==> fjord: inputs <==
// Buzzer
module Buzzer #(parameter isSim = 1,parameter isAHB = 0) (input wire clk,rst_n,
              output wire[31:0] BDMAC_RDATA,
              output wire       BDMAC_READYOUT,
              output wire[1:0]  BDMAC_RESP,
              input wire        BDMAC_SEL,
			  input wire        BDMAC_READY,
              input wire[31:0]  BDMAC_ADDR,
              input wire[1:0]   BDMAC_TRANS,
              input wire        BDMAC_WRITE,
              input wire[31:0]  BDMAC_WDATA,
              output wire[31:0] SBDMA_HADDR,
              output wire[1:0]  SBDMA_HTRANS,
              output wire       SBDMA_HWRITE,
              input wire[31:0]  SBDMA_HRDATA,
              input wire        SBDMA_HREADY,
              output wire[31:0] BBDMA_HADDR,
              output wire[1:0]  BBDMA_HTRANS,
              output wire       BBDMA_HWRITE,
              input wire[31:0]  BBDMA_HRDATA,
              input wire        BBDMA_HREADY,
              output wire PWM);
clock: 2.88 ns
lec_check: 0
cap_margin: 20
cell_pad_in_sites_detail_placement: 1
core_aspect_ratio: 1.2
core_margin: 2
core_utilization: 61
cts_cluster_diameter: 207
cts_cluster_size: 45
gpl_routability_driven: 1
gpl_timing_driven: 0
hold_slack_margin: -0.01
min_routing_layer: met2
place_density: 0.82
slew_margin: 5
run.sh (not shown) runs the stock make flow with config.mk's settings and CLKGATE_MAP_FILE=.
==> tundra: changes against fjord <==
- ABC_AREA: not set -> 1
- CELL_PAD_IN_SITES_DETAIL_PLACEMENT: 1 -> not set
- CELL_PAD_IN_SITES_GLOBAL_PLACEMENT: not set -> 0
- CORE_ASPECT_RATIO: 1.2 -> not set
- CORE_UTILIZATION: 61 -> 72
- CTS_CLUSTER_DIAMETER: 207 -> not set
- CTS_CLUSTER_SIZE: 45 -> 72
- GPL_ROUTABILITY_DRIVEN: 1 -> not set
- GPL_TIMING_DRIVEN: 0 -> 1
- HOLD_SLACK_MARGIN: -0.01 -> 0.05
- MAX_ROUTING_LAYER: not set -> met4
- MIN_ROUTING_LAYER: met2 -> not set
- PLACE_DENSITY: 0.82 -> not set
- PLACE_DENSITY_LB_ADDON: not set -> 0.27
- SLEW_MARGIN: 5 -> 30
==> flow/constraint.sdc (replaced) <==
create_clock -name core_clock -period 3.0 [get_ports {clk}]
set_input_delay 0.6000 -clock core_clock [delete_from_list [all_inputs] [get_ports {clk}]]
set_output_delay 0.6000 -clock core_clock [all_outputs]
set_load 0.01 [all_outputs]
==> lagoon: changes against fjord <==
- CELL_PAD_IN_SITES_DETAIL_PLACEMENT: 1 -> not set
- CORE_ASPECT_RATIO: 1.2 -> not set
- CTS_CLUSTER_DIAMETER: 207 -> 239
- CTS_CLUSTER_SIZE: 45 -> not set
- GPL_ROUTABILITY_DRIVEN: 1 -> 0
- GPL_TIMING_DRIVEN: 0 -> not set
- HOLD_SLACK_MARGIN: -0.01 -> 0.3
- MIN_ROUTING_LAYER: met2 -> not set
- PLACE_DENSITY: 0.82 -> not set
- SLEW_MARGIN: 5 -> 20
==> flow/constraint.sdc (replaced) <==
create_clock -name core_clock -period 4.97 [get_ports {clk}]
set_input_delay 0.9940 -clock core_clock [delete_from_list [all_inputs] [get_ports {clk}]]
set_output_delay 0.9940 -clock core_clock [all_outputs]
set_load 0.01 [all_outputs]
==> quartz: changes against fjord <==
- CELL_PAD_IN_SITES_DETAIL_PLACEMENT: 1 -> not set
- CORE_ASPECT_RATIO: 1.2 -> not set
- CORE_UTILIZATION: 61 -> 20
- CTS_CLUSTER_DIAMETER: 207 -> not set
- CTS_CLUSTER_SIZE: 45 -> not set
- GPL_ROUTABILITY_DRIVEN: 1 -> not set
- GPL_TIMING_DRIVEN: 0 -> not set
- HOLD_SLACK_MARGIN: -0.01 -> not set
- MIN_ROUTING_LAYER: met2 -> not set
- PLACE_DENSITY: 0.82 -> not set
- SLEW_MARGIN: 5 -> 20
- TNS_END_PERCENT: not set -> 40
==> flow/constraint.sdc (replaced) <==
create_clock -name core_clock -period 10.0 [get_ports {clk}]
set_input_delay 2.0000 -clock core_clock [delete_from_list [all_inputs] [get_ports {clk}]]
set_output_delay 2.0000 -clock core_clock [all_outputs]
set_load 0.01 [all_outputs]
==> notes <==
- The lowest clock skew belongs to lagoon, the highest to tundra.
- Against lagoon, the synthesized area of tundra is higher by about 1.1%.
- The highest register-to-register slack belongs to quartz, the lowest to tundra.
- The lowest sequential power belongs to quartz, the highest to tundra.
- First-iteration DRC count, lowest first: quartz, lagoon, tundra.
- quartz finished with timing, DRC and antenna clean. lagoon ran to the end with no violations. fjord stopped in 4_1_cts. tundra finished but fails on setup timing.
- Between lagoon and tundra, the lower cell area is in lagoon (gap 2.6%, measured against tundra).
- Clock-buffer cell count, lowest first: quartz, lagoon, tundra.
- Die area: tundra < lagoon < fjord < quartz.
- In flip-flop count, lagoon and tundra do not differ.
- Cell count: lagoon < tundra < quartz.
==> figures <==
| metric | fjord | quartz | tundra | lagoon |
|---|---|---|---|---|
| Number of non-clock buffers | - | 231 | 255 | 234 |
| Status | did not finish | no timing/DRC/antenna violations | failed layout checks | no timing/DRC/antenna violations |
| Stage where the flow stopped | 4_1_cts | - | - | - |
| Violated checks | - | - | setup timing | - |
| Met2 global-route usage | - | 0.1793 | 0.7531 | 0.4854 |
| Setup repair after global routing missed its margin | - | no | yes | no |
| Aggregate negative setup slack | - | 0 ns | -0.06034 ns | 0 ns |
| Post-synth design cell area | 21120 um^2 | 21120 um^2 | 21360 um^2 | 21120 um^2 |
| Number of buffers added by the clock tree synthesis step | - | 41 | 39 | 40 |
| DRT iter0 DRCs | - | 1209 | 4715 | 1394 |
| WHS Path Cells | - | 1 | 2 | - |
| Share of cell area taken by multi-input logic gates | - | 0.4387 | 0.4192 | 0.4627 |
| Sequential area share after synthesis | 0.4229 | 0.4229 | 0.4183 | 0.4229 |
| FF+latch area | - | 8934 um^2 | 8934 um^2 | 8934 um^2 |
| Category of the critical setup timing path | - | register to output port | register to register | register to register |
| Count of inverters not on the clock network in the layout | - | 36 | 393 | 36 |
| FFs & Latches | - | 376 | 376 | 376 |
| Critical Path AT | - | 2.80 ns | 3.37 ns | 4.68 ns |
| Pre-CTS WS | -1.458 ns | 5.239 ns | 0.08098 ns | 0.8113 ns |
| Die X | 173.9 um | 329.0 um | 176.2 um | 190.1 um |
| Normalized max-slew margin | - | 0.2911 | 0.4329 | 0.2658 |
| Most used routing layer in global routing | - | met2 | met2 | met2 |
| # DRC | - | 0 | 0 | 0 |
No activity file was given, so power comes from the tool's default toggle rates.
